==> 10-12 <==
==> flow/design.v (excerpt) <==
module boom_pro(sw7,start,clk,led,seg,sw_input,row,seg_cat,btn6,buzzer,green,red);
export LEC_CHECK = 0
export ABC_AREA = 0
export CAP_MARGIN = 20
export CELL_PAD_IN_SITES_GLOBAL_PLACEMENT = 0
export CORE_ASPECT_RATIO = 1.48
export CORE_MARGIN = 2
export CORE_UTILIZATION = 65
export CTS_CLUSTER_DIAMETER = 51
export CTS_CLUSTER_SIZE = 73
export GPL_ROUTABILITY_DRIVEN = 0
export GPL_TIMING_DRIVEN = 1
export MAX_ROUTING_LAYER = met5
export MIN_ROUTING_LAYER = met1
export PLACE_DENSITY_LB_ADDON = 0.14
export SETUP_SLACK_MARGIN = 0.44
export SLEW_MARGIN = 20
export TNS_END_PERCENT = 100
create_clock -name core_clock -period 7.94 [get_ports {clk}]
run.sh (not shown) runs the stock make flow with config.mk's settings and CLKGATE_MAP_FILE=.
==> inputs of 02-22, as changes to 10-12 <==
ABC_AREA = unset   (was 0)
CELL_PAD_IN_SITES_GLOBAL_PLACEMENT = unset   (was 0)
CORE_ASPECT_RATIO = unset   (was 1.48)
CORE_UTILIZATION = 72   (was 65)
CTS_CLUSTER_DIAMETER = unset   (was 51)
CTS_CLUSTER_SIZE = 41   (was 73)
GPL_ROUTABILITY_DRIVEN = unset   (was 0)
GPL_TIMING_DRIVEN = unset   (was 1)
MAX_ROUTING_LAYER = unset   (was met5)
MIN_ROUTING_LAYER = unset   (was met1)
PLACE_DENSITY_LB_ADDON = unset   (was 0.14)
SETUP_SLACK_MARGIN = 1.2   (was 0.44)
TNS_END_PERCENT = unset   (was 100)
==> flow/constraint.sdc (replaced) <==
create_clock -name core_clock -period 9.32 [get_ports {clk}]
set_input_delay 1.8640 -clock core_clock [delete_from_list [all_inputs] [get_ports {clk}]]
set_output_delay 1.8640 -clock core_clock [all_outputs]
set_load 0.01 [all_outputs]
==> inputs of 08-14, as changes to 10-12 <==
CORE_UTILIZATION = 58   (was 65)
CTS_CLUSTER_SIZE = unset   (was 73)
GPL_ROUTABILITY_DRIVEN = unset   (was 0)
==> inputs of 12-26, as changes to 10-12 <==
ABC_AREA = unset   (was 0)
CAP_MARGIN = 5   (was 20)
CELL_PAD_IN_SITES_GLOBAL_PLACEMENT = unset   (was 0)
CORE_ASPECT_RATIO = unset   (was 1.48)
CORE_UTILIZATION = 72   (was 65)
CTS_CLUSTER_DIAMETER = unset   (was 51)
CTS_CLUSTER_SIZE = unset   (was 73)
GPL_ROUTABILITY_DRIVEN = unset   (was 0)
GPL_TIMING_DRIVEN = unset   (was 1)
MAX_ROUTING_LAYER = unset   (was met5)
MIN_ROUTING_LAYER = unset   (was met1)
PLACE_DENSITY_LB_ADDON = unset   (was 0.14)
SETUP_SLACK_MARGIN = unset   (was 0.44)
TNS_END_PERCENT = unset   (was 100)
==> flow/constraint.sdc (replaced) <==
create_clock -name core_clock -period 6.76 [get_ports {clk}]
set_input_delay 1.3520 -clock core_clock [delete_from_list [all_inputs] [get_ports {clk}]]
set_output_delay 1.3520 -clock core_clock [all_outputs]
set_load 0.01 [all_outputs]
==> notes <==
08-14 produced a layout that fails on setup timing. 10-12 produced a layout that fails on setup timing. 12-26 finished with setup timing left. 02-22 finished clean. In 10-12 the critical path depth is higher than in 12-26, by 2. In area after synthesis, 08-14 and 10-12 do not differ. Utilization: 08-14 < 10-12 < 02-22 < 12-26. Of 10-12 and 08-14, 10-12 has the higher clock skew (gap 0.0095 ns). Via count: 08-14 < 10-12 < 02-22 < 12-26. The lowest maximum frequency belongs to 02-22, the highest to 12-26. In 12-26 the final cell count is higher than in 02-22, by 3.3%.
==> figures <==
metric                                                                            02-22                     10-12                     12-26                     08-14
Run status                                                      complete, no violations  finished with violations  finished with violations  finished with violations
Violated checks                                                                       -              setup timing              setup timing              setup timing
Met3 routed wirelength                                                         6.518 mm                  4.206 mm                  6.119 mm                  3.007 mm
Height of the chip                                                             191.4 um                  243.9 um                  191.4 um                  258.0 um
Signal arrival time at the worst endpoint                                       8.77 ns                   8.41 ns                   8.23 ns                   8.53 ns
Number of standard cells in the final layout excluding fillers                     3495                      3540                      3612                      3643
Maximum clock rate                                                           0.1198 GHz                0.1252 GHz                0.1293 GHz                0.1234 GHz
CP Depth                                                                             31                        33                        31                        29
Period Utilization, post-route                                                   89.58%                    100.6%                    114.4%                    102.1%
Data required time at the worst endpoint                                        9.74 ns                   8.36 ns                   7.25 ns                   8.37 ns
Multi-input logic portion of the cell area                                       67.73%                    67.24%                    65.53%                    66.58%
Setup Slack @ Placement                                                       0.2185 ns               -0.05792 ns                 -1.118 ns               -0.07901 ns
Die width                                                                      191.4 um                  166.1 um                  191.4 um                  175.6 um
Minimum setup slack in the final design                                       0.9714 ns               -0.04464 ns                -0.9759 ns                -0.1661 ns
Met2 Track Usage GR                                                              62.69%                    60.59%                    68.41%                    55.77%
Max transition margin                                                            27.28%                    30.61%                    16.80%                    27.71%
Fraction of met1 tracks used by global routing                                   47.43%                    37.53%                    50.17%                    34.07%
Path depth of the worst reg2reg path                                                 31                        33                        31                        29
Final setup violation count                                                           0                        11                        13                        12
Comb area                                                                    18760 um^2                18730 um^2                18670 um^2                18850 um^2

* * *

==> zinc <==
Starting RTL as in the previous note.
==> flow/config.mk <==
export PLATFORM = sky130hd
export DESIGN_NAME = boom_pro
export DESIGN_NICKNAME = boom_pro
export VERILOG_FILES = /design/flow/design.v
export SDC_FILE = /design/flow/constraint.sdc
export NUM_CORES = 4
export LEC_CHECK = 0
export CAP_MARGIN = 20
export CELL_PAD_IN_SITES_GLOBAL_PLACEMENT = 1
export CORE_MARGIN = 7
export CORE_UTILIZATION = 17
export CTS_CLUSTER_DIAMETER = 344
export GPL_ROUTABILITY_DRIVEN = 0
export GPL_TIMING_DRIVEN = 1
export MAX_ROUTING_LAYER = met4
export PLACE_DENSITY_LB_ADDON = 0.17
export SLEW_MARGIN = 20
export TNS_END_PERCENT = 55
==> flow/constraint.sdc <==
create_clock -name core_clock -period 14.1 [get_ports {clk}]
set_input_delay 2.8200 -clock core_clock [delete_from_list [all_inputs] [get_ports {clk}]]
set_output_delay 2.8200 -clock core_clock [all_outputs]
set_load 0.01 [all_outputs]
==> onyx (differences from zinc) <==
Settings changed: ABC_AREA set to 1, CELL_PAD_IN_SITES_GLOBAL_PLACEMENT 1 to not set, CORE_ASPECT_RATIO set to 0.5, CORE_MARGIN 7 to 2, CORE_UTILIZATION 17 to 72, CTS_CLUSTER_DIAMETER 344 to not set, CTS_CLUSTER_SIZE set to 73, GPL_ROUTABILITY_DRIVEN 0 to not set, GPL_TIMING_DRIVEN 1 to not set, MAX_ROUTING_LAYER met4 to not set, PLACE_DENSITY set to 0.65, PLACE_DENSITY_LB_ADDON 0.17 to not set, SETUP_SLACK_MARGIN set to 2.72, TNS_END_PERCENT 55 to 5.
==> flow/constraint.sdc (replaced) <==
create_clock -name core_clock -period 9.32 [get_ports {clk}]
set_input_delay 1.8640 -clock core_clock [delete_from_list [all_inputs] [get_ports {clk}]]
set_output_delay 1.8640 -clock core_clock [all_outputs]
set_load 0.01 [all_outputs]
==> pepper (differences from zinc) <==
Settings changed: CELL_PAD_IN_SITES_GLOBAL_PLACEMENT 1 to not set, CORE_MARGIN 7 to 2, CORE_UTILIZATION 17 to 72, CTS_CLUSTER_DIAMETER 344 to not set, GPL_ROUTABILITY_DRIVEN 0 to not set, GPL_TIMING_DRIVEN 1 to not set, HOLD_SLACK_MARGIN set to -0.1, MAX_ROUTING_LAYER met4 to not set, PLACE_DENSITY_LB_ADDON 0.17 to not set, SETUP_SLACK_MARGIN set to -0.08, TNS_END_PERCENT 55 to not set.
==> flow/constraint.sdc (replaced) <==
create_clock -name core_clock -period 6.65 [get_ports {clk}]
set_input_delay 1.3300 -clock core_clock [delete_from_list [all_inputs] [get_ports {clk}]]
set_output_delay 1.3300 -clock core_clock [all_outputs]
set_load 0.01 [all_outputs]
==> notes <==
pepper reached the layout checks and failed them: setup timing. onyx completed with no timing, DRC or antenna violations. zinc ran to the end with no violations. Synthesized area: onyx is higher than zinc (about 3.7%). Against pepper, the maximum frequency of zinc is smaller by 19%. In zinc the non-clock buffer count is lower than in pepper, by 181. The lowest final area belongs to pepper, the highest to onyx. The highest critical path depth belongs to onyx, the lowest to zinc. Via count: onyx > pepper > zinc. In pepper the synthesized cell count is lower than in onyx, by about 18%. Cell count: pepper < onyx < zinc. Die area, lowest first: pepper, onyx, zinc. The lowest register-to-register slack belongs to pepper, the highest to zinc.

* * *

==> run a: inputs <==
boom_pro again, from the RTL that the note above started with.
==> flow/config.mk <==
export PLATFORM = sky130hd
export DESIGN_NAME = boom_pro
export DESIGN_NICKNAME = boom_pro
export VERILOG_FILES = /design/flow/design.v
export SDC_FILE = /design/flow/constraint.sdc
export NUM_CORES = 4
export LEC_CHECK = 0
export ABC_AREA = 1
export CAP_MARGIN = 20
export CORE_MARGIN = 2
export CORE_UTILIZATION = 72
export CTS_CLUSTER_SIZE = 78
export HOLD_SLACK_MARGIN = -0.1
export PLACE_DENSITY_LB_ADDON = 0.2
export SETUP_SLACK_MARGIN = -0.08
export SLEW_MARGIN = 20
==> flow/constraint.sdc <==
create_clock -name core_clock -period 6.65 [get_ports {clk}]
set_input_delay 1.3300 -clock core_clock [delete_from_list [all_inputs] [get_ports {clk}]]
set_output_delay 1.3300 -clock core_clock [all_outputs]
set_load 0.01 [all_outputs]
==> inputs of run b, as changes to run a <==
ABC_AREA = not set   (was 1)
CORE_UTILIZATION = 40   (was 72)
CTS_CLUSTER_SIZE = not set   (was 78)
HOLD_SLACK_MARGIN = not set   (was -0.1)
PLACE_DENSITY_LB_ADDON = not set   (was 0.2)
SETUP_SLACK_MARGIN = not set   (was -0.08)
==> flow/constraint.sdc (replaced) <==
create_clock -name core_clock -period 9.41 [get_ports {clk}]
set_input_delay 1.8820 -clock core_clock [delete_from_list [all_inputs] [get_ports {clk}]]
set_output_delay 1.8820 -clock core_clock [all_outputs]
set_load 0.01 [all_outputs]
==> results.toml <==
# implementation run metrics
[outcome]
outcome = "complete, but fails checks"
so_faults = "negative setup slack"

[clock_network]
postCtsSetupRepairBufs = 17

[synthesis]
synth.top_cell.area_share_pct = 17.1

[sta]
fin_ws_ns = -0.841
setup_viol = 13

[grt]
grt_pass1_wl_um = 146000

[finish]
buffers = 239

[place]
place_congestion = 1.03

[setup_path]
critPathMaxFanout = 5
The numbers above come from run a.

==> results.toml <==
# implementation run metrics
[synthesis]
synth.top_cell.area_share_pct = 17.7

[setup_path]
crit_end = "music1.one_cnt[10]"
critPathMaxFanout = 12

[grt]
grt_pass1_wl_um = 113000

[sta]
fin_ws_ns = 0.551
setup_viol = 0

[outcome]
outcome = "finished clean"

[place]
place_congestion = 0.903
The numbers above come from run b.


* * *

==> build 75 <==
boom_pro again, from the RTL that the note above started with.
Settings: LEC_CHECK=0, ABC_AREA=0, CAP_MARGIN=30, CELL_PAD_IN_SITES_DETAIL_PLACEMENT=0, CORE_MARGIN=2, CORE_UTILIZATION=40, CTS_CLUSTER_DIAMETER=214, GPL_TIMING_DRIVEN=0, HOLD_SLACK_MARGIN=0.19, MIN_ROUTING_LAYER=met2, PLACE_DENSITY_LB_ADDON=0.3, SETUP_SLACK_MARGIN=4.15, SLEW_MARGIN=20, TNS_END_PERCENT=15; clock period 20.0 ns.
==> inputs of build 91, as changes to build 75 <==
ABC_AREA = 1   (was 0)
CAP_MARGIN = 20   (was 30)
CELL_PAD_IN_SITES_DETAIL_PLACEMENT = not set   (was 0)
CELL_PAD_IN_SITES_GLOBAL_PLACEMENT = 0   (was not set)
CORE_ASPECT_RATIO = 0.89   (was not set)
CORE_UTILIZATION = 72   (was 40)
CTS_CLUSTER_DIAMETER = not set   (was 214)
CTS_CLUSTER_SIZE = 14   (was not set)
GPL_TIMING_DRIVEN = 1   (was 0)
HOLD_SLACK_MARGIN = not set   (was 0.19)
MAX_ROUTING_LAYER = met5   (was not set)
MIN_ROUTING_LAYER = met1   (was met2)
PLACE_DENSITY_LB_ADDON = 0.2   (was 0.3)
SETUP_SLACK_MARGIN = not set   (was 4.15)
SLEW_MARGIN = 40   (was 20)
TNS_END_PERCENT = 100   (was 15)
==> flow/constraint.sdc (replaced) <==
create_clock -name core_clock -period 6.52 [get_ports {clk}]
set_input_delay 1.3040 -clock core_clock [delete_from_list [all_inputs] [get_ports {clk}]]
set_output_delay 1.3040 -clock core_clock [all_outputs]
set_load 0.01 [all_outputs]
==> results.sh <==
# yosys + openroad results
export IMPL_final_tally_of_setup_violations=0
export IMPL_outcome="no timing/DRC/antenna violations"
export IMPL_yosys_area_share_xor_xnor_pct=4.30
export IMPL_cts_clk_slew_worst_paths_ps=70
export IMPL_synth_cellmix_simpleShare_pct=20.8
export IMPL_start_point_of_the_worst_min_delay_path="rand1.state[22]$_SDFF_PN0_"
export IMPL_period_minus_slack_ps=10360
export IMPL_num_clock_buffers=40
export IMPL_port_buffers=43
export IMPL_clock_skew_ps=32.5
export IMPL_grt_busiest_layer="met3"
export IMPL_crit_cells=32
export IMPL_met3_length_mm=32.0
Source of the figures above: build 75

==> results.sh <==
# yosys + openroad results
export IMPL_outcome="failed layout checks"
export IMPL_check_faults="setup timing"
export IMPL_crit_cells=42
export IMPL_layout_setup_ws_ps=-623
export IMPL_final_tally_of_setup_violations=13
export IMPL_period_minus_slack_ps=7140
export IMPL_num_clock_buffers=36
export IMPL_yosys_area_share_xor_xnor_pct=3.54
export IMPL_grt_busiest_layer="met2"
Source of the figures above: build 91


* * *

==> v33 <==
Starting RTL as in the previous note.
export LEC_CHECK = 0
export CAP_MARGIN = 30
export CELL_PAD_IN_SITES_DETAIL_PLACEMENT = 1
export CELL_PAD_IN_SITES_GLOBAL_PLACEMENT = 3
export CORE_ASPECT_RATIO = 0.98
export CORE_MARGIN = 9
export CORE_UTILIZATION = 69
export GPL_ROUTABILITY_DRIVEN = 0
export GPL_TIMING_DRIVEN = 0
export MIN_ROUTING_LAYER = met2
export PLACE_DENSITY_LB_ADDON = 0.29
export SETUP_SLACK_MARGIN = 0.58
export SLEW_MARGIN = 20
export TNS_END_PERCENT = 80
create_clock -name core_clock -period 5.52 [get_ports {clk}]
==> v3: changes against v33 <==
Settings changed: ABC_AREA set to 1, CAP_MARGIN 30 to 20, CELL_PAD_IN_SITES_DETAIL_PLACEMENT 1 to unset, CELL_PAD_IN_SITES_GLOBAL_PLACEMENT 3 to 0, CORE_ASPECT_RATIO 0.98 to 0.5, CORE_MARGIN 9 to 2, CORE_UTILIZATION 69 to 72, CTS_CLUSTER_SIZE set to 14, GPL_ROUTABILITY_DRIVEN 0 to unset, GPL_TIMING_DRIVEN 0 to 1, MAX_ROUTING_LAYER set to met5, MIN_ROUTING_LAYER met2 to met1, PLACE_DENSITY_LB_ADDON 0.29 to 0.2, SETUP_SLACK_MARGIN 0.58 to unset, SLEW_MARGIN 20 to 40, TNS_END_PERCENT 80 to 100.
==> flow/constraint.sdc (replaced) <==
create_clock -name core_clock -period 6.17 [get_ports {clk}]
set_input_delay 1.2340 -clock core_clock [delete_from_list [all_inputs] [get_ports {clk}]]
set_output_delay 1.2340 -clock core_clock [all_outputs]
set_load 0.01 [all_outputs]
==> v12: changes against v33 <==
Settings changed: CAP_MARGIN 30 to 20, CELL_PAD_IN_SITES_DETAIL_PLACEMENT 1 to unset, CELL_PAD_IN_SITES_GLOBAL_PLACEMENT 3 to unset, CORE_ASPECT_RATIO 0.98 to unset, CORE_MARGIN 9 to 2, CORE_UTILIZATION 69 to 40, GPL_ROUTABILITY_DRIVEN 0 to unset, GPL_TIMING_DRIVEN 0 to unset, MIN_ROUTING_LAYER met2 to unset, PLACE_DENSITY_LB_ADDON 0.29 to unset, SETUP_SLACK_MARGIN 0.58 to 0.1, TNS_END_PERCENT 80 to unset.
==> flow/constraint.sdc (replaced) <==
create_clock -name core_clock -period 9.91 [get_ports {clk}]
set_input_delay 1.9820 -clock core_clock [delete_from_list [all_inputs] [get_ports {clk}]]
set_output_delay 1.9820 -clock core_clock [all_outputs]
set_load 0.01 [all_outputs]
==> comparison <==
In synthesized cell count, v12 and v33 do not differ. Core utilization: v3 is higher than v12 (39 points). In v3 the clock skew is higher than in v12, by 11 ps. v33 ended with an error in global placement without I/O on FLW-0024. v3 ran to the end with violations: negative setup slack. v12 produced a clean layout. Sequential share of layout area: v12 is higher than v3 (1.5 points). First-iteration DRC count: v12 is smaller than v3 (50%). Of v3 and v12, v12 has the higher clock-buffer cell count (gap 5).
